<file path="flow/design.v">
`timescale 1ns / 1ps
module chacha20_quarter#(parameter N = 32)(
    input wire [N-1:0] a,
    input wire [N-1:0] b,
    input wire [N-1:0] c,
    input wire [N-1:0] d,
    output wire [N-1:0] a_out,
    output wire [N-1:0] b_out,
    output wire [N-1:0] c_out,
    output wire [N-1:0] d_out
);
function [N-1:0] rotate_left;
    input [N-1:0] value;
    input integer amount;
    begin
        rotate_left = (value << amount) | (value >> (32 - amount));
    end
endfunction
wire [N-1:0] a1, b1, c1, d1;
wire [N-1:0] a2, b2, c2, d2;
assign a1 = a + b;
assign d1 = rotate_left(d ^ a1, 16);
assign c1 = c + d1;
assign b1 = rotate_left(b ^ c1, 12);
assign a2 = a1 + b1;
assign d2 = rotate_left(d1 ^ a2, 8);
assign c2 = c1 + d2;
assign b2 = rotate_left(b1 ^ c2, 7);
assign a_out = a2;
assign b_out = b2;
assign c_out = c2;
assign d_out = d2;
endmodule
`timescale 1ns / 1ps
module multiple_rounds#(parameter N = 32, parameter M= 20)(
  input clk, input rst,
  input wire [N-1:0] a,
  input wire [N-1:0] b,
  input wire [N-1:0] c,
  input wire [N-1:0] d,
  output wire [N-1:0] a_out,
  output wire [N-1:0] b_out,
  output wire [N-1:0] c_out,
  output wire [N-1:0] d_out,
  output reg ready);
  reg [N-1:0] a_hold_0;
  reg [N-1:0] b_hold_0;
  reg [N-1:0] c_hold_0;
  reg [N-1:0] d_hold_0;
  wire [N-1:0] a_next_0;
  wire [N-1:0] b_next_0;
  wire [N-1:0] c_next_0;
  wire [N-1:0] d_next_0;
  reg [N-1:0] a_hold_1;
  reg [N-1:0] b_hold_1;
  reg [N-1:0] c_hold_1;
  reg [N-1:0] d_hold_1;
  wire [N-1:0] a_next_1;
  wire [N-1:0] b_next_1;
  wire [N-1:0] c_next_1;
  wire [N-1:0] d_next_1;
  reg [N-1:0] a_hold_2;
  reg [N-1:0] b_hold_2;
  reg [N-1:0] c_hold_2;
  reg [N-1:0] d_hold_2;
  wire [N-1:0] a_next_2;
  wire [N-1:0] b_next_2;
  wire [N-1:0] c_next_2;
  wire [N-1:0] d_next_2;
  reg [N-1:0] a_hold_3;
  reg [N-1:0] b_hold_3;
  reg [N-1:0] c_hold_3;
  reg [N-1:0] d_hold_3;
  wire [N-1:0] a_next_3;
  wire [N-1:0] b_next_3;
  wire [N-1:0] c_next_3;
  wire [N-1:0] d_next_3;
  reg [N-1:0] a_hold_4;
  reg [N-1:0] b_hold_4;
  reg [N-1:0] c_hold_4;
  reg [N-1:0] d_hold_4;
  wire [N-1:0] a_next_4;
  wire [N-1:0] b_next_4;
  wire [N-1:0] c_next_4;
  wire [N-1:0] d_next_4;
  reg [N-1:0] a_hold_5;
  reg [N-1:0] b_hold_5;
  reg [N-1:0] c_hold_5;
  reg [N-1:0] d_hold_5;
  wire [N-1:0] a_next_5;
  wire [N-1:0] b_next_5;
  wire [N-1:0] c_next_5;
  wire [N-1:0] d_next_5;
  reg [N-1:0] a_hold_6;
  reg [N-1:0] b_hold_6;
  reg [N-1:0] c_hold_6;
  reg [N-1:0] d_hold_6;
  wire [N-1:0] a_next_6;
  wire [N-1:0] b_next_6;
  wire [N-1:0] c_next_6;
  wire [N-1:0] d_next_6;
  reg [N-1:0] a_hold_7;
  reg [N-1:0] b_hold_7;
  reg [N-1:0] c_hold_7;
  reg [N-1:0] d_hold_7;
  wire [N-1:0] a_next_7;
  wire [N-1:0] b_next_7;
  wire [N-1:0] c_next_7;
  wire [N-1:0] d_next_7;
  reg [N-1:0] a_hold_8;
  reg [N-1:0] b_hold_8;
  reg [N-1:0] c_hold_8;
  reg [N-1:0] d_hold_8;
  wire [N-1:0] a_next_8;
  wire [N-1:0] b_next_8;
  wire [N-1:0] c_next_8;
  wire [N-1:0] d_next_8;
  reg [N-1:0] a_hold_9;
  reg [N-1:0] b_hold_9;
  reg [N-1:0] c_hold_9;
  reg [N-1:0] d_hold_9;
  wire [N-1:0] a_next_9;
  wire [N-1:0] b_next_9;
  wire [N-1:0] c_next_9;
  wire [N-1:0] d_next_9;
  reg [N-1:0] a_hold_10;
  reg [N-1:0] b_hold_10;
  reg [N-1:0] c_hold_10;
  reg [N-1:0] d_hold_10;
  reg [4:0] count;
  reg [4:0] count_next;
  chacha20_quarter rounds_dut0(.a(a_hold_0),.b(b_hold_0),
                              .c(c_hold_0),.d(d_hold_0),
                              .a_out(a_next_0),.b_out(b_next_0),
                              .c_out(c_next_0),.d_out(d_next_0));
  chacha20_quarter rounds_dut1(.a(a_hold_1),.b(b_hold_1),
                              .c(c_hold_1),.d(d_hold_1),
                              .a_out(a_next_1),.b_out(b_next_1),
                              .c_out(c_next_1),.d_out(d_next_1));
  chacha20_quarter rounds_dut2(.a(a_hold_2),.b(b_hold_2),
                              .c(c_hold_2),.d(d_hold_2),
                              .a_out(a_next_2),.b_out(b_next_2),
                              .c_out(c_next_2),.d_out(d_next_2));
  chacha20_quarter rounds_dut3(.a(a_hold_3),.b(b_hold_3),
                              .c(c_hold_3),.d(d_hold_3),
                              .a_out(a_next_3),.b_out(b_next_3),
                              .c_out(c_next_3),.d_out(d_next_3));
  chacha20_quarter rounds_dut4(.a(a_hold_4),.b(b_hold_4),
                              .c(c_hold_4),.d(d_hold_4),
                              .a_out(a_next_4),.b_out(b_next_4),
                              .c_out(c_next_4),.d_out(d_next_4));
  chacha20_quarter rounds_dut5(.a(a_hold_5),.b(b_hold_5),
                              .c(c_hold_5),.d(d_hold_5),
                              .a_out(a_next_5),.b_out(b_next_5),
                              .c_out(c_next_5),.d_out(d_next_5)); 
  chacha20_quarter rounds_dut6(.a(a_hold_6),.b(b_hold_6),
                              .c(c_hold_6),.d(d_hold_6),
                              .a_out(a_next_6),.b_out(b_next_6),
                              .c_out(c_next_6),.d_out(d_next_6));   
  chacha20_quarter rounds_dut7(.a(a_hold_7),.b(b_hold_7),
                              .c(c_hold_7),.d(d_hold_7),
                              .a_out(a_next_7),.b_out(b_next_7),
                              .c_out(c_next_7),.d_out(d_next_7)); 
  chacha20_quarter rounds_dut8(.a(a_hold_8),.b(b_hold_8),
                              .c(c_hold_8),.d(d_hold_8),
                              .a_out(a_next_8),.b_out(b_next_8),
                              .c_out(c_next_8),.d_out(d_next_8));
  chacha20_quarter rounds_dut9(.a(a_hold_9),.b(b_hold_9),
                              .c(c_hold_9),.d(d_hold_9),
                              .a_out(a_next_9),.b_out(b_next_9),
                              .c_out(c_next_9),.d_out(d_next_9));                                                     
  always@(posedge clk or negedge rst)begin
    if(~rst)begin
      a_hold_0 <= 'b0;
      b_hold_0 <= 'b0;
      c_hold_0 <= 'b0;
      d_hold_0 <= 'b0;
    end
    else begin
      a_hold_0 <= a;
      b_hold_0 <= b;
      c_hold_0 <= c;
      d_hold_0 <= d;
    end
  end
  always@(posedge clk or negedge rst)begin
    if(~rst)begin
      a_hold_1 <= 'b0;
      b_hold_1 <= 'b0;
      c_hold_1 <= 'b0;
      d_hold_1 <= 'b0;
    end
    else begin
      a_hold_1 <= a_next_0;
      b_hold_1 <= b_next_0;
      c_hold_1 <= c_next_0;
      d_hold_1 <= d_next_0;
    end
  end
  always@(posedge clk or negedge rst)begin
    if(~rst)begin
      a_hold_2 <= 'b0;
      b_hold_2 <= 'b0;
      c_hold_2 <= 'b0;
      d_hold_2 <= 'b0;
    end
    else begin
      a_hold_2 <= a_next_1;
      b_hold_2 <= b_next_1;
      c_hold_2 <= c_next_1;
      d_hold_2 <= d_next_1;
    end
  end
  always@(posedge clk or negedge rst)begin
    if(~rst)begin
      a_hold_3 <= 'b0;
      b_hold_3 <= 'b0;
      c_hold_3 <= 'b0;
      d_hold_3 <= 'b0;
    end
    else begin
      a_hold_3 <= a_next_2;
      b_hold_3 <= b_next_2;
      c_hold_3 <= c_next_2;
      d_hold_3 <= d_next_2;
    end
  end
  always@(posedge clk or negedge rst)begin
    if(~rst)begin
      a_hold_4 <= 'b0;
      b_hold_4 <= 'b0;
      c_hold_4 <= 'b0;
      d_hold_4 <= 'b0;
    end
    else begin
      a_hold_4 <= a_next_3;
      b_hold_4 <= b_next_3;
      c_hold_4 <= c_next_3;
      d_hold_4 <= d_next_3;
    end
  end
  always@(posedge clk or negedge rst)begin
    if(~rst)begin
      a_hold_5 <= 'b0;
      b_hold_5 <= 'b0;
      c_hold_5 <= 'b0;
      d_hold_5 <= 'b0;
    end
    else begin
      a_hold_5 <= a_next_4;
      b_hold_5 <= b_next_4;
      c_hold_5 <= c_next_4;
      d_hold_5 <= d_next_4;
    end
  end 
  always@(posedge clk or negedge rst)begin
    if(~rst)begin
      a_hold_6 <= 'b0;
      b_hold_6 <= 'b0;
      c_hold_6 <= 'b0;
      d_hold_6 <= 'b0;
    end
    else begin
      a_hold_6 <= a_next_5;
      b_hold_6 <= b_next_5;
      c_hold_6 <= c_next_5;
      d_hold_6 <= d_next_5;
    end
  end 
  always@(posedge clk or negedge rst)begin
    if(~rst)begin
      a_hold_7 <= 'b0;
      b_hold_7 <= 'b0;
      c_hold_7 <= 'b0;
      d_hold_7 <= 'b0;
    end
    else begin
      a_hold_7 <= a_next_6;
      b_hold_7 <= b_next_6;
      c_hold_7 <= c_next_6;
      d_hold_7 <= d_next_6;
    end
  end 
  always@(posedge clk or negedge rst)begin
    if(~rst)begin
      a_hold_8 <= 'b0;
      b_hold_8 <= 'b0;
      c_hold_8 <= 'b0;
      d_hold_8 <= 'b0;
    end
    else begin
      a_hold_8 <= a_next_7;
      b_hold_8 <= b_next_7;
      c_hold_8 <= c_next_7;
      d_hold_8 <= d_next_7;
    end
  end
  always@(posedge clk or negedge rst)begin
    if(~rst)begin
      a_hold_9 <= 'b0;
      b_hold_9 <= 'b0;
      c_hold_9 <= 'b0;
      d_hold_9 <= 'b0;
    end
    else begin
      a_hold_9 <= a_next_8;
      b_hold_9 <= b_next_8;
      c_hold_9 <= c_next_8;
      d_hold_9 <= d_next_8;
    end
  end
  always@(posedge clk or negedge rst)begin
    if(~rst)begin
      a_hold_10 <= 'b0;
      b_hold_10 <= 'b0;
      c_hold_10 <= 'b0;
      d_hold_10 <= 'b0;
      ready <= 'b0;
    end
    else begin
      a_hold_10 <= a_next_9;
      b_hold_10 <= b_next_9;
      c_hold_10 <= c_next_9;
      d_hold_10 <= d_next_9;
      ready <= 1'b1;
    end
  end
  assign a_out = a_hold_10;
  assign b_out = b_hold_10;
  assign c_out = c_hold_10;
  assign d_out = d_hold_10;
endmodule
</file>
<file path="flow/run.sh">
#!/bin/bash
# the make line also repeats each setting of config.mk as NAME=value (left out here)
make -C /OpenROAD-flow-scripts/flow DESIGN_CONFIG=/design/flow/config.mk WORK_HOME=/design/flow/orfs CLKGATE_MAP_FILE= finish
</file>
<file path="flow/config.mk">
export PLATFORM = sky130hd
export DESIGN_NAME = multiple_rounds
export DESIGN_NICKNAME = multiple_rounds
export VERILOG_FILES = /design/flow/design.v
export SDC_FILE = /design/flow/constraint.sdc
export NUM_CORES = 4
export LEC_CHECK = 0
export ABC_AREA = 1
export CAP_MARGIN = 5
export CORE_MARGIN = 2
export CORE_UTILIZATION = 69
export CTS_CLUSTER_DIAMETER = 265
export CTS_CLUSTER_SIZE = 95
export PLACE_DENSITY = 0.42
export SLEW_MARGIN = 20
export TNS_END_PERCENT = 15
</file>
<file path="flow/constraint.sdc">
create_clock -name core_clock -period 8.53 [get_ports {clk}]
set_input_delay 1.7060 -clock core_clock [delete_from_list [all_inputs] [get_ports {clk}]]
set_output_delay 1.7060 -clock core_clock [all_outputs]
set_load 0.01 [all_outputs]
</file>
==> reports/qor.yml, run 1 <==
synth_dominant_cell_count: "nand2_1"
yosysSeqAreaShare_pct: 28.6
hold_buffers: 0
ys_chip_area_sq_um: 123000
htree_levels: 1
synthMuxAreaShare_pct: 0
tritoncts.num_buffers: 19
area_leaders: "dfrtp_1 29%, ha_1 13%, nand2_1 13%"
die_height_microns: 427
synthSimpleGateAreaFrac_pct: 24.0
edf_count: 0
rows: 155
adder_share_pct: 13.5
coreArea_sq_um: 178000
status: "stopped before the end"
die_area_sq_um: 182000
synthAoiAreaFrac_pct: 12.9
fp-utilization_pct: 69.2
async_flop_share_pct: 100
placedInstanceArea_sq_um: 148000
tool.error: "[ERROR GRT-0116] Global routing finished with congestion. Check the congestion regions in the DRC Viewer."
top_logic_kind: "simple AND/OR/NAND/NOR gates"
ys_cells: 16600
common_cells: "4161 x nand2_1, 2177 x inv_1, 1409 x dfrtp_1"
top_area_share_pct: 28.6
pin_count: 259
cts_buffer_depth: 3
grt_remaining_overflow: 663
place_inst: 21700
synth.net_count: 18000
yosys.cell_types.count: 68
largest_area_cell: "dfrtp_1"
syn_avg_cell_area_sq_um: 7.43
post-place-ws_ps: -628
lastStage: "global routing (5_1_grt)"
hpwl_microns: 514000
ff_type: "dfrtp_1"
synth-warning-count: 2
syn_area_sq_um: 123000
ys_sh_xor_pct: 14.3
grt_use_total_pct: 76.2
portBuffers: 258
root_buffer: "clkbuf_16"
synth-seq-cells: 1409
gp_congestion: 1.30
synth_cells: 16600
clock-sinks: 1409
die_w_microns: 427
==> through the flow <==
stage / utilization [%] / setup TNS (ps)
after CTS: 84.1 / -378
after detailed placement: 83.1 / -60420
after global placement: 83.1 / -2210
after floorplan: - / 0
==> layer usage <==
metal | GRT overflow | global-route usage (%)
met5 | 4 | 31.3
met4 | 266 | 75.1
met3 | 27 | 61.8
met2 | 363 | 91.6
met1 | 3 | 76.8
==> repair_timing <==
| action | CTS |
|---|---|
| setup endpoints to repair | 432 |
| pin swaps | 36 |
| resized | 214 |
| buffers inserted | 37 |
==> inputs of run 2 (changes only) <==
ABC_AREA = default   (was 1)
CAP_MARGIN = 20   (was 5)
CORE_ASPECT_RATIO = 0.5   (was default)
CORE_UTILIZATION = 65   (was 69)
CTS_CLUSTER_DIAMETER = 268   (was 265)
CTS_CLUSTER_SIZE = 97   (was 95)
PLACE_DENSITY = 0.35   (was 0.42)
SETUP_SLACK_MARGIN = -0.89   (was default)
clock period = 8.96 ns   (was 8.53 ns; I/O delays follow)
==> reports/qor.yml, run 2 <==
status: "stopped before the end"
lastStage: "clock tree synthesis (4_1_cts)"
tool.error: "[ERROR DPL-0038] Utilization greater than 100%, impossible to legalize"
synth_dominant_cell_count: "xor2_1"
coreArea_sq_um: 161000  # -9.7%
die_w_microns: 573  # +34%
place_inst: 18700  # -14%
rows: 104  # -33%
ys_cells: 10600  # -36%
die_height_microns: 289  # -32%
edf_count: 0  # unchanged
synthSimpleGateAreaFrac_pct: 9.04  # -15 points
synth_cells: 10600  # -36%
yosys.cell_types.count: 101  # +49%
area_leaders: "dfrtp_1 33%, ha_1 15%, xor2_1 13%"
hpwl_microns: 464000  # -9.8%
largest_area_cell: "dfrtp_1"
synthAoiAreaFrac_pct: 19.4  # +6.5 points
synthMuxAreaShare_pct: 0.0285  # +0.029 points
yosysSeqAreaShare_pct: 33.5  # +4.9 points
top_logic_kind: "XOR/XNOR gates"
gp_congestion: 1.20  # -7.8%
pin_count: 259  # unchanged
adder_share_pct: 15.8  # +2.3 points
synth-seq-cells: 1409  # unchanged
ys_sh_xor_pct: 20.9  # +6.6 points
syn_avg_cell_area_sq_um: 9.90  # +33%
ff_type: "dfrtp_1"
die_area_sq_um: 165000  # -9.1%
synth-warning-count: 2  # unchanged
syn_area_sq_um: 105000  # -15%
portBuffers: 258  # unchanged
async_flop_share_pct: 100  # unchanged
synth.net_count: 12100  # -33%
top_area_share_pct: 33.5  # +4.9 points
ys_chip_area_sq_um: 105000  # -15%
common_cells: "1504 x xor2_1, 1409 x dfrtp_1, 1266 x ha_1"
fp-utilization_pct: 65.5  # -3.8 points
## run 2: per-stage QoR
step                worst slack, ps  hold WS, ps  cell area (sq um)  util (%)
detailed placement            -3770          711             153000      95.2
global placement              -2780          679             153000      95.2
floorplan                      -916          585             106000         -
==> inputs of run 3 (changes only) <==
CAP_MARGIN = 25   (was 20)
CELL_PAD_IN_SITES_DETAIL_PLACEMENT = 0   (was default)
CORE_ASPECT_RATIO = 1.18   (was 0.5)
CORE_UTILIZATION = 66   (was 65)
CTS_CLUSTER_DIAMETER = default   (was 268)
CTS_CLUSTER_SIZE = default   (was 97)
GPL_TIMING_DRIVEN = 1   (was default)
HOLD_SLACK_MARGIN = -0.08   (was default)
MAX_ROUTING_LAYER = met4   (was default)
PLACE_DENSITY = default   (was 0.35)
SETUP_SLACK_MARGIN = 1.87   (was -0.89)
TNS_END_PERCENT = default   (was 15)
clock period = 12.0 ns   (was 8.96 ns; I/O delays follow)
==> reports/qor.yml, run 3 <==
lastStage: "global routing (5_1_grt)"
place_inst: 13800  # -26%
ff_type: "dfrtp_1"
die_area_sq_um: 163000  # -1.6%
tritoncts.num_buffers: 147
top_area_share_pct: 33.5  # unchanged
common_cells: "1504 x xor2_1, 1409 x dfrtp_1, 1266 x ha_1"
htree_levels: 4
synth_dominant_cell_count: "xor2_1"
die_height_microns: 438  # +52%
synthAoiAreaFrac_pct: 19.4  # unchanged
tool.error: "[ERROR GRT-0232] Routing congestion too high. Check the congestion heatmap in the GUI."
adder_share_pct: 15.8  # unchanged
synth_cells: 10600  # unchanged
synthSimpleGateAreaFrac_pct: 9.04  # unchanged
status: "stopped before the end"
ys_chip_area_sq_um: 105000  # unchanged
gp_congestion: 1.19  # -1.3%
async_flop_share_pct: 100  # unchanged
yosys.cell_types.count: 101  # unchanged
pin_count: 259  # unchanged
die_w_microns: 372  # -35%
largest_area_cell: "dfrtp_1"
syn_area_sq_um: 105000  # unchanged
top_logic_kind: "XOR/XNOR gates"
root_buffer: "clkbuf_16"
grt_remaining_overflow: 157
synthMuxAreaShare_pct: 0.0285  # unchanged
grt_use_total_pct: 64.6
edf_count: 0  # unchanged
clock-sinks: 1409
synth-warning-count: 2  # unchanged
syn_avg_cell_area_sq_um: 9.90  # unchanged
ys_cells: 10600  # unchanged
cts_buffer_depth: 3
hpwl_microns: 352000  # -24%
hold_buffers: 0
placedInstanceArea_sq_um: 117000  # -24%
yosysSeqAreaShare_pct: 33.5  # unchanged
synth-seq-cells: 1409  # unchanged
rows: 159  # +53%
area_leaders: "dfrtp_1 33%, ha_1 15%, xor2_1 13%"
ys_sh_xor_pct: 20.9  # unchanged
fp-utilization_pct: 66.3  # +0.86 points
synth.net_count: 12100  # unchanged
coreArea_sq_um: 159000  # -1.3%
portBuffers: 258  # unchanged
## run 3: per-layer routing
metal | GRT overflow | global-route usage, %
met1 | 2 | 65.9
met2 | 96 | 84.2
met3 | 5 | 39.1
met4 | 54 | 60.3
met5 | - | -
## run 3: stage by stage
stage / hold WS, ps / worst slack [ps]
floorplan: 586 / 1870
global placement: 636 / -391
detailed placement: 658 / -836
CTS: 659 / 1050
## run 3: what timing repair did
item                                    4_1_cts
resized                                     620
setup buffers                               250
pin swaps                                   322
endpoints found under the setup margin      584
==> inputs of run 4 (changes only) <==
ABC_AREA = 1   (was default)
CELL_PAD_IN_SITES_GLOBAL_PLACEMENT = 2   (was default)
CORE_ASPECT_RATIO = 0.92   (was 1.18)
CORE_MARGIN = 8   (was 2)
CORE_UTILIZATION = 53   (was 66)
CTS_CLUSTER_DIAMETER = 186   (was default)
CTS_CLUSTER_SIZE = 89   (was default)
GPL_ROUTABILITY_DRIVEN = 0   (was default)
HOLD_SLACK_MARGIN = 0.1   (was -0.08)
PLACE_DENSITY = 0.56   (was default)
SETUP_SLACK_MARGIN = default   (was 1.87)
TNS_END_PERCENT = 40   (was default)
clock period = 20.5 ns   (was 12.0 ns; I/O delays follow)
==> reports/qor.yml, run 4 <==
die_height_microns: 479  # +9.3%
pin_count: 259  # unchanged
synth_cells: 16600  # +56%
ff_type: "dfrtp_1"
die_area_sq_um: 248000  # +53%
adder_share_pct: 13.5  # -2.3 points
edf_count: 0  # unchanged
ys_sh_xor_pct: 14.3  # -6.6 points
lastStage: "global placement (3_3_place_gp)"
fp-utilization_pct: 53.1  # -13 points
synth-warning-count: 2  # unchanged
status: "stopped before the end"
top_logic_kind: "simple AND/OR/NAND/NOR gates"
top_area_share_pct: 28.6  # -4.9 points
synth_dominant_cell_count: "nand2_1"
common_cells: "4161 x nand2_1, 2177 x inv_1, 1409 x dfrtp_1"
synth.net_count: 18000  # +49%
synthAoiAreaFrac_pct: 12.9  # -6.5 points
syn_avg_cell_area_sq_um: 7.43  # -25%
yosys.cell_types.count: 68  # -33%
ys_cells: 16600  # +56%
synth-seq-cells: 1409  # unchanged
yosysSeqAreaShare_pct: 28.6  # -4.9 points
die_w_microns: 519  # +40%
rows: 170  # +6.9%
synthMuxAreaShare_pct: 0  # -0.029 points
async_flop_share_pct: 100  # unchanged
synthSimpleGateAreaFrac_pct: 24.0  # +15 points
ys_chip_area_sq_um: 123000  # +17%
coreArea_sq_um: 232000  # +46%
largest_area_cell: "dfrtp_1"
tool.error: "[ERROR GPL-0301] Utilization 101.607 % exceeds 100%."
syn_area_sq_um: 123000  # +17%
area_leaders: "dfrtp_1 29%, ha_1 13%, nand2_1 13%"
==> inputs of run 5 (changes only) <==
ABC_AREA = default   (was 1)
CAP_MARGIN = 20   (was 25)
CELL_PAD_IN_SITES_DETAIL_PLACEMENT = 1   (was 0)
CELL_PAD_IN_SITES_GLOBAL_PLACEMENT = default   (was 2)
CORE_ASPECT_RATIO = 1.92   (was 0.92)
CORE_MARGIN = 7   (was 8)
CORE_UTILIZATION = 45   (was 53)
CTS_CLUSTER_DIAMETER = default   (was 186)
CTS_CLUSTER_SIZE = default   (was 89)
GPL_ROUTABILITY_DRIVEN = default   (was 0)
GPL_TIMING_DRIVEN = default   (was 1)
HOLD_SLACK_MARGIN = default   (was 0.1)
MAX_ROUTING_LAYER = default   (was met4)
PLACE_DENSITY = 0.6   (was 0.56)
TNS_END_PERCENT = 5   (was 40)
clock period = 18.0 ns   (was 20.5 ns; I/O delays follow)
==> reports/qor.yml, run 5 <==
synth_cells: 10600  # -36%
cts_buffer_depth: 4
critPathLaunch: "b_hold_0[0]"
r2r_end: "b_hold_1[6]"
endpoint_kind: "register"
synth-warning-count: 2  # unchanged
cp_slowest_cell: "xor2_1"
drv_slew: 11
hp-start: "d_hold_3[30]"
max_freq_ghz: 0.0581
synth.net_count: 12100  # -33%
portBuffers: 258
hold_buffers: 0
top_logic_kind: "XOR/XNOR gates"
gp_congestion: 1.23
drt-total-wl_microns: 582000
drv_cap: 1
fin_skew_ps: 66.6
syn_avg_cell_area_sq_um: 9.90  # +33%
ys_chip_area_sq_um: 105000  # -15%
slowest_delay_ps: 1030
ff_type: "dfrtp_1"
coreArea_sq_um: 233000  # +0.45%
async_flop_share_pct: 100  # unchanged
first_pass_iters: 6
status: "failed layout checks"
synthSimpleGateAreaFrac_pct: 9.04  # -15 points
ys_cells: 10600  # -36%
whs_path_depth: 2
crit_arrival_ps: 17880
setup_tns_ps: 0
root_buffer: "clkbuf_16"
period_used_pct: 95.7
grt_pass1_wl_microns: 800000
grt_remaining_overflow: 0
vias: 93500
setup_violations: 0
hold_viol: 0
cts_tree: "built"
fp-utilization_pct: 45.1  # -7.9 points
rsz0062_at_grt: "no"
clk_pin_slew_ps: 70
grt_max_degree: 158
common_cells: "1504 x xor2_1, 1409 x dfrtp_1, 1266 x ha_1"
crit_end: "b_hold_1[6]"
top_area_share_pct: 33.5  # +4.9 points
drtIter0Drc: 6871
cts_setup_buffers: 0
yosysSeqAreaShare_pct: 33.5  # +4.9 points
synthMuxAreaShare_pct: 0.0285  # +0.029 points
synth_dominant_cell_count: "xor2_1"
syn_area_sq_um: 105000  # -15%
yosys.cell_types.count: 101  # +49%
r2r_start: "b_hold_0[0]"
final_area_sq_um: 118000
adder_share_pct: 15.8  # +2.3 points
worstRegToRegCells: 44
route.detailed.wl_per_inst_microns: 40.6
pin_count: 259  # unchanged
ant_nets: 0
critPathMaxFanout: 5
htree_levels: 4
drc_errors: 0
crit_family: "AND-OR/OR-AND gates"
clock-sinks: 1409
worst-r2r-setup-slack_ps: 780
cp.depth: 44
edf_count: 0  # unchanged
fin_nets: 12500
die_height_microns: 684  # +43%
tritoncts.num_buffers: 148
hpwl_microns: 485000
viasPerCell: 6.51
die_area_sq_um: 249000  # about the same
tool_warnings: 65
tightest_slew_ps: 1610
ys_sh_xor_pct: 20.9  # +6.6 points
antenna_found_initial: 38
die_w_microns: 363  # -30%
hold-path-endpoint: "d_hold_4[22]"
startpoint_type: "register"
critPathRequiredTime_ps: 18660
fin_cells: 14400
synth-seq-cells: 1409  # unchanged
place_inst: 14000
violatedChecks: "max-capacitance violations, max-slew violations"
period_needed_ps: 17220
cp.buffers_inverters: 0
ctsResizeCount: 0
placedInstanceArea_sq_um: 112000
grt_use_total_pct: 45.9
largest_area_cell: "dfrtp_1"
slew_headroom_pct: -7.29
area_growth_pct: 12.3
synthAoiAreaFrac_pct: 19.4  # +6.5 points
hp-class: "reg2reg"
rows: 246  # +45%
path_common_cell: "xor2_1"
critical_path_class: "reg2reg"
clk_latency_ps: 900
area_leaders: "dfrtp_1 33%, ha_1 15%, xor2_1 13%"
grt_pass1_vias: 101000
## run 5: layout make-up
| cell class | count | area (sq um) |
|---|---|---|
| Fill cell | 26100 | 115000 |
| Tap cell | 3100 | 3880 |
| Antenna cell | 55 | 138 |
| Sequential cell | 1409 | 35300 |
| Inverter | 352 | 1320 |
| Clock inverter | 72 | 985 |
| Clock buffer | 184 | 4110 |
| Multi-Input combinational cell | 8843 | 69300 |
| Timing Repair Buffer | 342 | 3370 |
## run 5: layer usage
layer | wire length, microns | up-vias | track usage (%)
met5 | 59 | - | 0.372
met4 | 102000 | 10 | 59.6
met3 | 37800 | 3292 | 13.0
met2 | 280000 | 5039 | 77.7
met1 | 163000 | 46100 | 37.6
li1 | - | 39000 | -
## run 5: stage by stage
step | hold WS (ps) | worst slack (ps) | utilization (%)
finish | 702 | 779 | 50.7
global route | 716 | 1370 | 50.7
CTS | 685 | 1620 | 50.3
detailed placement | 695 | 1610 | 48.1
global placement | 670 | 1490 | 48.1
floorplan | 586 | 7620 | -
==> inputs of run 6 (changes only) <==
CAP_MARGIN = 25   (was 20)
CELL_PAD_IN_SITES_DETAIL_PLACEMENT = 0   (was 1)
CELL_PAD_IN_SITES_GLOBAL_PLACEMENT = 2   (was default)
CORE_ASPECT_RATIO = 0.92   (was 1.92)
CORE_MARGIN = 8   (was 7)
CORE_UTILIZATION = 54   (was 45)
CTS_CLUSTER_DIAMETER = 39   (was default)
GPL_TIMING_DRIVEN = 0   (was default)
MAX_ROUTING_LAYER = met5   (was default)
PLACE_DENSITY = default   (was 0.6)
PLACE_DENSITY_LB_ADDON = 0.29   (was default)
TNS_END_PERCENT = default   (was 5)
clock period = 20.5 ns   (was 18.0 ns; I/O delays follow)
==> reports/qor.yml, run 6 <==
grt_pass1_wl_microns: 567000  # -29%
fp-utilization_pct: 54.3  # +9.2 points
whs_path_depth: 2  # unchanged
ff_type: "dfrtp_1"
hold_viol: 0  # unchanged
hpwl_microns: 344000  # -29%
htree_levels: 4  # unchanged
drv_cap: 0  # -1
tritoncts.num_buffers: 217  # +47%
area_leaders: "dfrtp_1 33%, ha_1 15%, xor2_1 13%"
die_area_sq_um: 209000  # -16%
period_used_pct: 78.9  # -17 points
fillers: 16500  # -37%
r2r_start: "b_hold_3[0]"
top_area_share_pct: 33.5  # unchanged
cts_tree: "built"
area_growth_pct: 13.1
crit_arrival_ps: 16870  # -1010 ps
first_pass_iters: 7  # +1
worstRegToRegCells: 52  # +18%
syn_area_sq_um: 105000  # unchanged
critPathRequiredTime_ps: 21200  # +2540 ps
clock-sinks: 1409  # unchanged
crit_end: "b_hold_4[3]"
top_logic_kind: "XOR/XNOR gates"
cts_setup_buffers: 0  # unchanged
fin_nets: 12600  # +0.31%
synth.net_count: 12100  # unchanged
ys_chip_area_sq_um: 105000  # unchanged
hold-path-endpoint: "d_hold_1[31]"
hold_buffers: 0  # unchanged
grt_max_degree: 155  # -1.9%
rsz0062_at_grt: "no"
critPathLaunch: "b_hold_3[0]"
portBuffers: 258  # unchanged
comb_area_sq_um: 68600  # -0.94%
async_flop_share_pct: 100  # unchanged
ys_cells: 10600  # unchanged
coreArea_sq_um: 194000  # -17%
fin_skew_ps: 47.4  # -19.2 ps
critPathMaxFanout: 4  # -1
synth_dominant_cell_count: "xor2_1"
drt-total-wl_microns: 403000  # -31%
clk_pin_slew_ps: 60  # about the same
antenna_found_initial: 33  # -13%
grt_use_total_pct: 36.8  # -9.1 points
slowest_delay_ps: 690  # -340 ps
common_cells: "1504 x xor2_1, 1409 x dfrtp_1, 1266 x ha_1"
worst-r2r-setup-slack_ps: 4330  # +3550 ps
drtIter0Drc: 10800  # +57%
fin_cells: 13900  # -3.1%
crit_family: "AND-OR/OR-AND gates"
clk_latency_ps: 890  # about the same
slew_headroom_pct: 23.5  # +31 points
vias: 87600  # -6.3%
synthSimpleGateAreaFrac_pct: 9.04  # unchanged
startpoint_type: "register"
pin_count: 259  # unchanged
ctsResizeCount: 0  # unchanged
cp.buffers_inverters: 3  # +3
endpoint_kind: "register"
gp_congestion: 1.08  # -13%
max_freq_ghz: 0.0618  # +6.5%
yosys.cell_types.count: 101  # unchanged
period_needed_ps: 16170  # -1050 ps
largest_area_cell: "dfrtp_1"
setup_violations: 0  # unchanged
drc_errors: 0  # unchanged
synthAoiAreaFrac_pct: 19.4  # unchanged
synth-warning-count: 2  # unchanged
grt_remaining_overflow: 0  # unchanged
die_height_microns: 440  # -36%
edf_count: 0  # unchanged
status: "finished clean"
grt_pass1_vias: 82100  # -19%
hp-start: "d_hold_0[7]"
r2r_end: "b_hold_4[3]"
ys_sh_xor_pct: 20.9  # unchanged
hp-class: "reg2reg"
yosysSeqAreaShare_pct: 33.5  # unchanged
tightest_slew_ps: 1120  # -491 ps
critical_path_class: "reg2reg"
cp.depth: 52  # +18%
seq_area_sq_um: 35300  # unchanged
setup_tns_ps: 0  # unchanged
cp_slowest_cell: "a221oi_1"
tool_warnings: 84  # +29%
place_inst: 13500  # -3.8%
synth_cells: 10600  # unchanged
syn_avg_cell_area_sq_um: 9.90  # unchanged
synth-seq-cells: 1409  # unchanged
ant_nets: 0  # unchanged
route.detailed.wl_per_inst_microns: 29.0  # -29%
rows: 155  # -37%
synthMuxAreaShare_pct: 0.0285  # unchanged
adder_share_pct: 15.8  # unchanged
viasPerCell: 6.30  # -3.3%
path_common_cell: "o21ai_0"
die_w_microns: 476  # +31%
drv_slew: 0  # -11
root_buffer: "clkbuf_16"
cts_buffer_depth: 3  # -1
## run 6: routing by layer
metal	GRT usage, %	vias to the layer above	wire length (microns)
met4	9.56	12	11200
met1	54.1	43000	179000
met3	13.6	692	53300
met2	50.8	4614	159000
li1	-	39300	-
met5	0	-	76
## run 6: final cells by class
cell class | instances | share of cell area [%]
clock buffers | 248 | 4.80
plain buffers | 39 | 0.123
multi-input cells | 8843 | 57.6
well taps | 2590 | 2.72
inverters | 352 | 1.11
clock inverters | 153 | 1.61
flip-flops and latches | 1409 | 29.6
diodes | 5 | 0.0105
repair buffers | 273 | 2.44
## run 6: per-stage QoR
step / utilization (%) / setup WS [ps] / hold slack [ps] / cell area [sq um]
after global routing: 61.4 / 3990 / 658 / 119000
after global placement: 57.3 / -45420 / 669 / 111000
after CTS: 61.4 / 5170 / 659 / 119000
after detailed placement: 57.5 / 5240 / 674 / 111000
after floorplan: - / 10120 / 586 / 105000
final: 61.4 / 4330 / 647 / 119000
==> inputs of run 7 (changes only) <==
CAP_MARGIN = 20   (was 25)
CELL_PAD_IN_SITES_DETAIL_PLACEMENT = default   (was 0)
CELL_PAD_IN_SITES_GLOBAL_PLACEMENT = default   (was 2)
CORE_ASPECT_RATIO = default   (was 0.92)
CORE_MARGIN = 2   (was 8)
CORE_UTILIZATION = 72   (was 54)
CTS_CLUSTER_DIAMETER = 379   (was 39)
CTS_CLUSTER_SIZE = 14   (was default)
GPL_TIMING_DRIVEN = default   (was 0)
MAX_ROUTING_LAYER = default   (was met5)
PLACE_DENSITY_LB_ADDON = 0.2   (was 0.29)
SETUP_SLACK_MARGIN = 2.2   (was default)
clock period = 13.2 ns   (was 20.5 ns; I/O delays follow)
==> reports/qor.yml, run 7 <==
synthMuxAreaShare_pct: 0.0285  # unchanged
async_flop_share_pct: 100  # unchanged
gp_congestion: 1.20  # +12%
clock-sinks: 1409  # unchanged
htree_levels: 3  # -1
die_height_microns: 386  # -12%
hpwl_microns: 325000  # -5.5%
grt_remaining_overflow: 97
synth.net_count: 12100  # unchanged
syn_avg_cell_area_sq_um: 9.90  # unchanged
ff_type: "dfrtp_1"
synth-seq-cells: 1409  # unchanged
synthSimpleGateAreaFrac_pct: 9.04  # unchanged
rows: 140  # -9.7%
synth_cells: 10600  # unchanged
tool.error: "[ERROR GRT-0232] Routing congestion too high. Check the congestion heatmap in the GUI."
grt_use_total_pct: 66.4
portBuffers: 258  # unchanged
syn_area_sq_um: 105000  # unchanged
root_buffer: "clkbuf_16"
synth_dominant_cell_count: "xor2_1"
synthAoiAreaFrac_pct: 19.4  # unchanged
fp-utilization_pct: 72.4  # +18 points
die_area_sq_um: 149000  # -29%
edf_count: 0  # unchanged
synth-warning-count: 2  # unchanged
largest_area_cell: "dfrtp_1"
yosys.cell_types.count: 101  # unchanged
post-place-ws_ps: -912  # -6150 ps
status: "stopped before the end"
lastStage: "global routing (5_1_grt)"
tritoncts.num_buffers: 110  # -49%
top_area_share_pct: 33.5  # unchanged
ys_chip_area_sq_um: 105000  # unchanged
area_leaders: "dfrtp_1 33%, ha_1 15%, xor2_1 13%"
yosysSeqAreaShare_pct: 33.5  # unchanged
common_cells: "1504 x xor2_1, 1409 x dfrtp_1, 1266 x ha_1"
die_w_microns: 386  # -19%
ys_sh_xor_pct: 20.9  # unchanged
cts_buffer_depth: 3  # unchanged
ys_cells: 10600  # unchanged
top_logic_kind: "XOR/XNOR gates"
adder_share_pct: 15.8  # unchanged
pin_count: 259  # unchanged
coreArea_sq_um: 145000  # -25%
## run 7: timing repair
action | CTS
endpoints found under the setup margin | 515
gates resized | 678
pin swaps | 278
hold buffers | 0
hold endpoints to repair | 0
buffers inserted | 246
## run 7: metal layers
metal / GRT overflow / GRT usage (%)
met3: 4 / 46.6
met5: 0 / 10.3
met1: 0 / 68.1
met4: 39 / 65.3
met2: 54 / 85.8
## run 7: through the flow
step                      instances  TNS (ps)  instance area [sq um]
after CTS                     13200         0                 119000
after detailed placement      12800     -6820                 111000
after global placement        12800     -2780                 111000
after floorplan               10600         0                 105000
==> inputs of run 8 (changes only) <==
CAP_MARGIN = 25   (was 20)
CELL_PAD_IN_SITES_DETAIL_PLACEMENT = 0   (was default)
CORE_ASPECT_RATIO = 1.18   (was default)
CORE_UTILIZATION = 62   (was 72)
CTS_CLUSTER_DIAMETER = default   (was 379)
CTS_CLUSTER_SIZE = 15   (was 14)
GPL_TIMING_DRIVEN = 1   (was default)
HOLD_SLACK_MARGIN = -0.01   (was default)
MAX_ROUTING_LAYER = met5   (was default)
PLACE_DENSITY_LB_ADDON = 0.29   (was 0.2)
SETUP_SLACK_MARGIN = default   (was 2.2)
clock period = 10.5 ns   (was 13.2 ns; I/O delays follow)
==> reports/qor.yml, run 8 <==
htree_levels: 4  # +1
async_flop_share_pct: 100  # unchanged
top_area_share_pct: 33.5  # unchanged
post-place-ws_ps: -1600  # -692 ps
synth-seq-cells: 1409  # unchanged
lastStage: "global routing (5_1_grt)"
ys_chip_area_sq_um: 105000  # unchanged
die_w_microns: 383  # -0.79%
synth.net_count: 12100  # unchanged
fp-utilization_pct: 62.3  # -10 points
pin_count: 259  # unchanged
place_inst: 16400  # +28%
grt_remaining_overflow: 80
die_area_sq_um: 173000  # +16%
root_buffer: "clkbuf_16"
syn_area_sq_um: 105000  # unchanged
yosys.cell_types.count: 101  # unchanged
adder_share_pct: 15.8  # unchanged
yosysSeqAreaShare_pct: 33.5  # unchanged
syn_avg_cell_area_sq_um: 9.90  # unchanged
largest_area_cell: "dfrtp_1"
ys_cells: 10600  # unchanged
rows: 164  # +17%
gp_congestion: 1.19  # -1.1%
synthMuxAreaShare_pct: 0.0285  # unchanged
area_leaders: "dfrtp_1 33%, ha_1 15%, xor2_1 13%"
die_height_microns: 452  # +17%
hpwl_microns: 377000  # +16%
synth_dominant_cell_count: "xor2_1"
synth-warning-count: 2  # unchanged
placedInstanceArea_sq_um: 136000  # +22%
common_cells: "1504 x xor2_1, 1409 x dfrtp_1, 1266 x ha_1"
coreArea_sq_um: 169000  # +16%
cts_buffer_depth: 3  # unchanged
synthSimpleGateAreaFrac_pct: 9.04  # unchanged
ys_sh_xor_pct: 20.9  # unchanged
grt_use_total_pct: 65.0
clock-sinks: 1409  # unchanged
portBuffers: 258  # unchanged
tritoncts.num_buffers: 148  # +35%
status: "stopped before the end"
edf_count: 0  # unchanged
ff_type: "dfrtp_1"
synthAoiAreaFrac_pct: 19.4  # unchanged
synth_cells: 10600  # unchanged
top_logic_kind: "XOR/XNOR gates"
tool.error: "[ERROR GRT-0116] Global routing finished with congestion. Check the congestion regions in the DRC Viewer."
run 8: metal layers:
metal  GRT usage, %  GRT overflow
met5           11.1             0
met4           65.0            49
met3           43.7             1
met2           86.0            30
met1           65.6             0
run 8: timing repair:
item / in CTS
setup buffers: 359
hold buffers: 0
pin swaps: 616
resized: 914
gates cloned: 0
setup endpoints to repair: 483
==> inputs of run 9 (changes only) <==
CAP_MARGIN = 20   (was 25)
CELL_PAD_IN_SITES_DETAIL_PLACEMENT = default   (was 0)
CORE_ASPECT_RATIO = default   (was 1.18)
CORE_UTILIZATION = 45   (was 62)
CTS_CLUSTER_SIZE = default   (was 15)
GPL_TIMING_DRIVEN = default   (was 1)
HOLD_SLACK_MARGIN = default   (was -0.01)
MAX_ROUTING_LAYER = default   (was met5)
PLACE_DENSITY = 0.6   (was default)
PLACE_DENSITY_LB_ADDON = default   (was 0.29)
clock period = 13.3 ns   (was 10.5 ns; I/O delays follow)
==> reports/qor.yml, run 9 <==
worst-r2r-setup-slack_ps: 380
tool_warnings: 75
fin_nets: 13000
period_needed_ps: 12920
grt_pass1_wl_microns: 662000
top_area_share_pct: 33.5  # unchanged
synthSimpleGateAreaFrac_pct: 9.04  # unchanged
root_buffer: "clkbuf_16"
r2r_end: "b_hold_1[6]"
hold_viol: 0
syn_area_sq_um: 105000  # unchanged
startpoint_type: "register"
die_area_sq_um: 238000  # +37%
htree_levels: 4  # unchanged
max_freq_ghz: 0.0774
clock-sinks: 1409  # unchanged
ys_sh_xor_pct: 20.9  # unchanged
area_leaders: "dfrtp_1 33%, ha_1 15%, xor2_1 13%"
worstRegToRegCells: 46
fin_skew_ps: 48.8
pin_count: 259  # unchanged
clk_pin_slew_ps: 70
path_common_cell: "a21oi_1"
status: "finished clean"
yosys.cell_types.count: 101  # unchanged
drtIter0Drc: 11400
crit_end: "b_hold_1[6]"
synthAoiAreaFrac_pct: 19.4  # unchanged
cp.depth: 46
clk_latency_ps: 830
grt_remaining_overflow: 0
setup_violations: 0
first_pass_iters: 6
drt-total-wl_microns: 481000
rsz0062_at_grt: "yes"
adder_share_pct: 15.8  # unchanged
vias: 91400
ys_chip_area_sq_um: 105000  # unchanged
cts_tree: "built"
edf_count: 0  # unchanged
rows: 177  # +7.9%
whs_path_depth: 2
endpoint_kind: "register"
synth.net_count: 12100  # unchanged
crit_arrival_ps: 13660
synth-warning-count: 2  # unchanged
largest_area_cell: "dfrtp_1"
drv_cap: 0
hold_slack_ps: 700
synthMuxAreaShare_pct: 0.0285  # unchanged
hp-start: "b_hold_0[15]"
critPathMaxFanout: 5
antenna_found_initial: 56
ys_cells: 10600  # unchanged
drc_errors: 0
cp_slowest_cell: "xor2_1"
die_w_microns: 488  # +27%
gp_congestion: 1.09  # -8.1%
fp-utilization_pct: 45.3  # -17 points
coreArea_sq_um: 233000  # +38%
async_flop_share_pct: 100  # unchanged
critPathLaunch: "b_hold_0[0]"
ant_nets: 0
grt_use_total_pct: 39.4
post-place-ws_ps: 250  # +1850 ps
crit_family: "AND-OR/OR-AND gates"
hp-class: "reg2reg"
area_growth_pct: 16.1
tightest_slew_ps: 1180
slowest_delay_ps: 560
ff_type: "dfrtp_1"
r2r_start: "b_hold_0[0]"
synth-seq-cells: 1409  # unchanged
period_used_pct: 97.2
viasPerCell: 6.15
hpwl_microns: 414000  # +9.9%
cts_buffer_depth: 3  # unchanged
grt_pass1_vias: 87900
hold-path-endpoint: "b_hold_1[2]"
synth_dominant_cell_count: "xor2_1"
critPathRequiredTime_ps: 14040
yosysSeqAreaShare_pct: 33.5  # unchanged
final_area_sq_um: 122000
tritoncts.num_buffers: 162  # +9.5%
timing.final.ws_setup_ps: 379
slew_headroom_pct: 19.2
synth_cells: 10600  # unchanged
top_logic_kind: "XOR/XNOR gates"
grt_max_degree: 158
cp.buffers_inverters: 0
common_cells: "1504 x xor2_1, 1409 x dfrtp_1, 1266 x ha_1"
placedInstanceArea_sq_um: 116000  # -14%
route.detailed.wl_per_inst_microns: 32.3
critical_path_class: "reg2reg"
setup_tns_ps: 0
portBuffers: 258  # unchanged
die_height_microns: 488  # +8.0%
syn_avg_cell_area_sq_um: 9.90  # unchanged
drv_slew: 0
run 9: per-stage QoR:
step / utilization [%] / std cells
finish: 52.6 / 14900
global route: 52.5 / 14900
CTS: 52.4 / 14800
detailed placement: 49.9 / 14500
global placement: 49.9 / 14500
floorplan: - / 10600
run 9: cell type report:
class | count | area [sq um]
clock buffers | 202 | 4470
well taps | 3132 | 3920
diodes | 14 | 35.0
inverters | 352 | 1320
repair buffers | 816 | 7000
multi-input cells | 8843 | 69000
clock inverters | 98 | 1350
fillers | 21100 | 110000
flip-flops and latches | 1409 | 35300
run 9: routing by layer:
metal	routed length (microns)	GRT usage, %	up-vias
met5	124	0	-
met2	198000	56.9	5019
li1	-	-	40100
met1	206000	55.0	45200
met4	27700	18.7	18
met3	48600	9.91	1126
run 9: repair_timing:
item,in CTS,in global routing
setup buffers,0,3
gates resized,0,57
setup endpoints to repair,0,111
hold buffers,0,0
==> inputs of run 10 (changes only) <==
ABC_AREA = 1   (was default)
CORE_UTILIZATION = 56   (was 45)
clock period = 19.3 ns   (was 13.3 ns; I/O delays follow)
==> reports/qor.yml, run 10 <==
status: "finished clean"
hold_viol: 0  # unchanged
clock-sinks: 1409  # unchanged
critPathLaunch: "b_hold_8[0]"
seq_area_sq_um: 35300  # unchanged
drv_cap: 0  # unchanged
ctsResizeCount: 0  # unchanged
period_needed_ps: 10850  # -2070 ps
yosys.cell_types.count: 68  # -33%
rsz0062_at_grt: "no"
viasPerCell: 6.11  # -0.75%
die_area_sq_um: 224000  # -5.9%
hold_buffers: 0  # unchanged
hp-start: "d_hold_7[17]"
grt_use_total_pct: 47.6  # +8.2 points
root_buffer: "clkbuf_16"
r2r_start: "b_hold_8[0]"
path_common_cell: "nand2_1"
hp-class: "reg2reg"
clk_pin_slew_ps: 60  # about the same
common_cells: "4161 x nand2_1, 2177 x inv_1, 1409 x dfrtp_1"
fin_cells: 20000  # +35%
coreArea_sq_um: 219000  # -5.8%
fillers: 20200  # -4.4%
slowest_delay_ps: 930  # +370 ps
adder_share_pct: 13.5  # -2.3 points
hpwl_microns: 474000  # +14%
area_leaders: "dfrtp_1 29%, ha_1 13%, nand2_1 13%"
critPathRequiredTime_ps: 20090  # +6050 ps
grt_remaining_overflow: 0  # unchanged
area_growth_pct: 9.59
yosysSeqAreaShare_pct: 28.6  # -4.9 points
synthSimpleGateAreaFrac_pct: 24.0  # +15 points
place_inst: 19700  # +35%
synthAoiAreaFrac_pct: 12.9  # -6.5 points
tightest_slew_ps: 1290  # +103 ps
syn_area_sq_um: 123000  # +17%
async_flop_share_pct: 100  # unchanged
largest_area_cell: "dfrtp_1"
synth-seq-cells: 1409  # unchanged
portBuffers: 258  # unchanged
die_w_microns: 473  # -3.0%
fin_nets: 18400  # +42%
tool_warnings: 70  # -6.7%
cp_slowest_cell: "o21ai_0"
setup_tns_ps: 0  # unchanged
hold-path-endpoint: "d_hold_8[9]"
edf_count: 0  # unchanged
worst-r2r-setup-slack_ps: 8450  # +8070 ps
cts_buffer_depth: 3  # unchanged
synth_dominant_cell_count: "nand2_1"
cp.buffers_inverters: 2  # +2
crit_family: "simple AND/OR/NAND/NOR gates"
tritoncts.num_buffers: 158  # -2.5%
slew_headroom_pct: 14.0  # -5.1 points
clk_latency_ps: 860  # +30 ps
synth.net_count: 18000  # +49%
synthMuxAreaShare_pct: 0  # -0.029 points
rows: 172  # -2.8%
post-place-ws_ps: 8860  # +8610 ps
timing.final.ws_setup_ps: 8450  # +8070 ps
synth-warning-count: 2  # unchanged
first_pass_iters: 10  # +4
cp.depth: 48  # +4.3%
drt-total-wl_microns: 548000  # +14%
ys_sh_xor_pct: 14.3  # -6.6 points
endpoint_kind: "register"
cts_setup_buffers: 0  # unchanged
grt_pass1_wl_microns: 770000  # +16%
cts_tree: "built"
setup_violations: 0  # unchanged
crit_arrival_ps: 11640  # -2020 ps
grt_max_degree: 155  # -1.9%
whs_path_depth: 1  # -1
crit_end: "b_hold_9[6]"
antenna_found_initial: 35  # -38%
pin_count: 259  # unchanged
critical_path_class: "reg2reg"
die_height_microns: 473  # -3.0%
fin_skew_ps: 30.9  # -17.9 ps
worstRegToRegCells: 48  # +4.3%
startpoint_type: "register"
drv_slew: 0  # unchanged
top_area_share_pct: 28.6  # -4.9 points
fp-utilization_pct: 56.2  # +11 points
r2r_end: "b_hold_9[6]"
gp_congestion: 1.20  # +10%
synth_cells: 16600  # +56%
route.detailed.wl_per_inst_microns: 27.4  # -15%
max_freq_ghz: 0.0921  # +19%
ff_type: "dfrtp_1"
grt_pass1_vias: 112000  # +28%
comb_area_sq_um: 79800  # +16%
syn_avg_cell_area_sq_um: 7.43  # -25%
critPathMaxFanout: 5  # unchanged
ant_nets: 0  # unchanged
ys_cells: 16600  # +56%
top_logic_kind: "simple AND/OR/NAND/NOR gates"
vias: 122000  # +34%
htree_levels: 4  # unchanged
drc_errors: 0  # unchanged
period_used_pct: 56.2  # -41 points
ys_chip_area_sq_um: 123000  # +17%
drtIter0Drc: 16700  # +47%
run 10: through the flow:
step	util [%]	cell area [sq um]	hold slack, ps
finish	61.6	135000	669
global route	61.6	135000	703
detailed placement	59.1	130000	650
global placement	59.1	130000	641
CTS	61.6	135000	668
floorplan	-	123000	539
run 10: area by class of cell:
type / instances / area share [%]
Antenna cell: 19 / 0.0352
Clock buffer: 192 / 3.17
Clock inverter: 99 / 0.844
Inverter: 2179 / 6.05
Multi-Input combinational cell: 13000 / 59.0
Sequential cell: 1409 / 26.1
Tap cell: 2871 / 2.66
Timing Repair Buffer: 282 / 2.11
run 10: per-layer routing:
layer / track usage [%] / routed length (microns) / up-vias
met5: 0 / 216 / -
met4: 36.1 / 52100 / 26
met3: 13.5 / 69500 / 2117
met2: 68.6 / 221000 / 8144
met1: 60.3 / 206000 / 56700
li1: - / - / 55200
==> inputs of run 11 (changes only) <==
ABC_AREA = default   (was 1)
CORE_UTILIZATION = 68   (was 56)
CTS_CLUSTER_SIZE = 80   (was default)
HOLD_SLACK_MARGIN = -0.1   (was default)
MAX_ROUTING_LAYER = met4   (was default)
clock period = 8.77 ns   (was 19.3 ns; I/O delays follow)
==> reports/qor.yml, run 11 <==
ys_cells: 10600  # -36%
synth-warning-count: 2  # unchanged
synthMuxAreaShare_pct: 0.0285  # +0.029 points
tool.error: "[ERROR DPL-0038] Utilization greater than 100%, impossible to legalize"
ys_chip_area_sq_um: 105000  # -15%
status: "stopped before the end"
edf_count: 0  # unchanged
yosysSeqAreaShare_pct: 33.5  # +4.9 points
gp_congestion: 1.25  # +4.0%
die_w_microns: 398  # -16%
largest_area_cell: "dfrtp_1"
area_leaders: "dfrtp_1 33%, ha_1 15%, xor2_1 13%"
fp-utilization_pct: 68.5  # +12 points
synthSimpleGateAreaFrac_pct: 9.04  # -15 points
syn_avg_cell_area_sq_um: 9.90  # +33%
synth-seq-cells: 1409  # unchanged
die_area_sq_um: 158000  # -29%
lastStage: "detailed placement (3_5_place_dp)"
coreArea_sq_um: 154000  # -30%
synth.net_count: 12100  # -33%
adder_share_pct: 15.8  # +2.3 points
synth_cells: 10600  # -36%
portBuffers: 258  # unchanged
common_cells: "1504 x xor2_1, 1409 x dfrtp_1, 1266 x ha_1"
ys_sh_xor_pct: 20.9  # +6.6 points
pin_count: 259  # unchanged
syn_area_sq_um: 105000  # -15%
die_height_microns: 398  # -16%
top_area_share_pct: 33.5  # +4.9 points
synthAoiAreaFrac_pct: 19.4  # +6.5 points
top_logic_kind: "XOR/XNOR gates"
rows: 144  # -16%
ff_type: "dfrtp_1"
synth_dominant_cell_count: "xor2_1"
async_flop_share_pct: 100  # unchanged
yosys.cell_types.count: 101  # +49%
-- run 11: stage by stage --
stage / instance area [sq um] / setup slack (ps) / cells
2_1_floorplan: 108000 / -928 / 10600
3_3_place_gp: 155000 / -2700 / 18500
==> inputs of run 12 (changes only) <==
CORE_UTILIZATION = 66   (was 68)
CTS_CLUSTER_SIZE = default   (was 80)
HOLD_SLACK_MARGIN = default   (was -0.1)
MAX_ROUTING_LAYER = default   (was met4)
PLACE_DENSITY = default   (was 0.6)
clock period = 14.0 ns   (was 8.77 ns; I/O delays follow)
==> reports/qor.yml, run 12 <==
antenna_found_initial: 23
startpoint_type: "register"
worst-r2r-setup-slack_ps: -170
ys_sh_xor_pct: 20.9  # unchanged
drv_cap: 0
met2_usage_pct: 69.9
period_used_pct: 101
violatedChecks: "negative setup slack"
critical_path_class: "reg2reg"
pin_count: 259  # unchanged
cp.buffers_inverters: 0
hp-start: "d_hold_0[7]"
ff_type: "dfrtp_1"
area_leaders: "dfrtp_1 33%, ha_1 15%, xor2_1 13%"
crit_arrival_ps: 14810
setup_violations: 1
use_met3_pct: 19.0
hold-path-endpoint: "d_hold_1[31]"
busiest_layer: "met2"
cts_buffer_depth: 3
synthSimpleGateAreaFrac_pct: 9.04  # unchanged
final_area_sq_um: 116000
first_pass_iters: 9
syn_area_sq_um: 105000  # unchanged
tool_warnings: 65
grt_pass1_wl_microns: 582000
gp_congestion: 1.17  # -6.7%
slew_headroom_pct: 22.1
ant_nets: 0
endpoint_kind: "register"
tightest_slew_ps: 1160
worstRegToRegCells: 47
die_height_microns: 403  # +1.5%
root_buffer: "clkbuf_16"
area_growth_pct: 10.4
drv_slew: 0
edf_count: 0  # unchanged
fin_nets: 12500
htree_levels: 4
crit_end: "b_hold_9[5]"
common_cells: "1504 x xor2_1, 1409 x dfrtp_1, 1266 x ha_1"
drt-total-wl_microns: 408000
async_flop_share_pct: 100  # unchanged
clock-sinks: 1409
synth-warning-count: 2  # unchanged
top_logic_kind: "XOR/XNOR gates"
drc_errors: 0
slowest_delay_ps: 780
critPathMaxFanout: 5
hold_slack_ps: 658
vias: 92100
place_inst: 13000
fp-utilization_pct: 66.5  # -2.0 points
placedInstanceArea_sq_um: 111000
die_w_microns: 403  # +1.5%
synth-seq-cells: 1409  # unchanged
synth_dominant_cell_count: "xor2_1"
critPathRequiredTime_ps: 14640
clk_pin_slew_ps: 70
cts_tree: "built"
synthAoiAreaFrac_pct: 19.4  # unchanged
die_area_sq_um: 163000  # +3.0%
fillers: 11300
ys_chip_area_sq_um: 105000  # unchanged
adder_share_pct: 15.8  # unchanged
r2r_end: "b_hold_9[5]"
hp-class: "reg2reg"
grt_pass1_vias: 88700
drtIter0Drc: 13200
use_met1_pct: 61.6
coreArea_sq_um: 158000  # +2.9%
tritoncts.num_buffers: 152
path_common_cell: "a21oi_1"
hpwl_microns: 338000
comb_area_sq_um: 68900
seq_area_sq_um: 35300
timing.final.ws_setup_ps: -168
yosysSeqAreaShare_pct: 33.5  # unchanged
period_needed_ps: 14170
largest_area_cell: "dfrtp_1"
grt_max_degree: 160
viasPerCell: 6.94
rsz0062_at_grt: "yes"
status: "failed layout checks"
portBuffers: 258  # unchanged
max_freq_ghz: 0.0706
syn_avg_cell_area_sq_um: 9.90  # unchanged
r2r_start: "b_hold_8[0]"
clk_latency_ps: 820
ys_cells: 10600  # unchanged
fin_skew_ps: 39.2
critPathLaunch: "b_hold_8[0]"
grt_use_total_pct: 48.9
crit_family: "AND-OR/OR-AND gates"
synthMuxAreaShare_pct: 0.0285  # unchanged
synth_cells: 10600  # unchanged
fin_cells: 13300
cp_slowest_cell: "a2111oi_1"
hold_viol: 0
cp.depth: 47
whs_path_depth: 2
route.detailed.wl_per_inst_microns: 30.8
grt_remaining_overflow: 0
rows: 146  # +1.4%
top_area_share_pct: 33.5  # unchanged
synth.net_count: 12100  # unchanged
yosys.cell_types.count: 101  # unchanged
==> run 12: layout make-up <==
type                       count  share of cell area [%]
tap                         2072                    2.23
sequential                  1409                    30.3
timing repair buffer         291                    2.48
clock inverter                77                   0.856
antenna                       20                  0.0430
multi-input combinational   8843                    59.2
inverter                     352                    1.14
clock buffer                 198                    3.70
==> run 12: per-stage QoR <==
stage | utilization (%) | setup WS (ps) | TNS (ps)
2_1_floorplan | - | 3620 | 0
3_3_place_gp | 69.9 | 1.42 | 0
3_5_place_dp | 69.9 | -115 | -171
4_1_cts | 73.2 | 188 | 0
5_1_grt | 73.4 | -152 | -152
6_report | 73.4 | -168 | -168
==> run 12: timing repair <==
action	CTS	global route
hold buffers	0	0
buffers inserted	0	0
gates resized	2	50
setup endpoints to repair	3	92
gates cloned	0	0
==> run 12: routing by layer <==
metal / share of wire (%) / up-vias
li1: - / 39000
met1: 36 / 44000
met2: 41 / 7139
met3: 15 / 1971
met4: 8.1 / 24
met5: 0.061 / -
==> inputs of run 13 (changes only) <==
CORE_UTILIZATION = 72   (was 66)
HOLD_SLACK_MARGIN = -0.1   (was default)
PLACE_DENSITY_LB_ADDON = 0.01   (was default)
SETUP_SLACK_MARGIN = 3.17   (was default)
clock period = 11.4 ns   (was 14.0 ns; I/O delays follow)
==> reports/qor.yml, run 13 <==
status: "stopped before the end"
lastStage: "global routing (5_1_grt)"
tool.error: "[ERROR GRT-0116] Global routing finished with congestion. Check the congestion regions in the DRC Viewer."
die_height_microns: 386  # -4.2%
ys_sh_xor_pct: 20.9  # unchanged
synth-warning-count: 2  # unchanged
grt_remaining_overflow: 25
pin_count: 259  # unchanged
tritoncts.num_buffers: 150  # -1.3%
synthSimpleGateAreaFrac_pct: 9.04  # unchanged
ys_cells: 10600  # unchanged
ff_type: "dfrtp_1"
coreArea_sq_um: 145000  # -8.2%
synth-seq-cells: 1409  # unchanged
rows: 140  # -4.1%
async_flop_share_pct: 100  # unchanged
grt_use_total_pct: 66.0
gp_congestion: 1.22  # +4.4%
fp-utilization_pct: 72.4  # +5.9 points
synth_cells: 10600  # unchanged
synth_dominant_cell_count: "xor2_1"
syn_area_sq_um: 105000  # unchanged
yosysSeqAreaShare_pct: 33.5  # unchanged
ys_chip_area_sq_um: 105000  # unchanged
synthAoiAreaFrac_pct: 19.4  # unchanged
htree_levels: 4  # unchanged
common_cells: "1504 x xor2_1, 1409 x dfrtp_1, 1266 x ha_1"
post-place-ws_ps: -309  # -194 ps
adder_share_pct: 15.8  # unchanged
top_logic_kind: "XOR/XNOR gates"
die_area_sq_um: 149000  # -8.3%
root_buffer: "clkbuf_16"
synthMuxAreaShare_pct: 0.0285  # unchanged
cts_buffer_depth: 3  # unchanged
clock-sinks: 1409  # unchanged
portBuffers: 258  # unchanged
area_leaders: "dfrtp_1 33%, ha_1 15%, xor2_1 13%"
largest_area_cell: "dfrtp_1"
syn_avg_cell_area_sq_um: 9.90  # unchanged
hpwl_microns: 340000  # +0.75%
synth.net_count: 12100  # unchanged
place_inst: 13400  # +3.5%
die_w_microns: 386  # -4.2%
edf_count: 0  # unchanged
top_area_share_pct: 33.5  # unchanged
yosys.cell_types.count: 101  # unchanged
[run 13: per-layer routing]
metal | overflow | GRT usage [%]
met1 | 0 | 69.0
met2 | 14 | 86.0
met3 | 0 | 44.5
met4 | 11 | 63.1
met5 | 0 | 10.3
[run 13: through the flow]
step	hold WS, ps	TNS [ps]	area, sq um	util [%]
after CTS	679	0	128000	88.2
after detailed placement	668	-3200	118000	80.8
after global placement	646	-1170	118000	80.8
after floorplan	583	0	108000	-
[run 13: what timing repair did]
action                                 CTS
resized                                510
setup buffers                          293
endpoints found under the hold margin    0
hold buffers                             0
pin swaps                              362
setup endpoints to repair              936
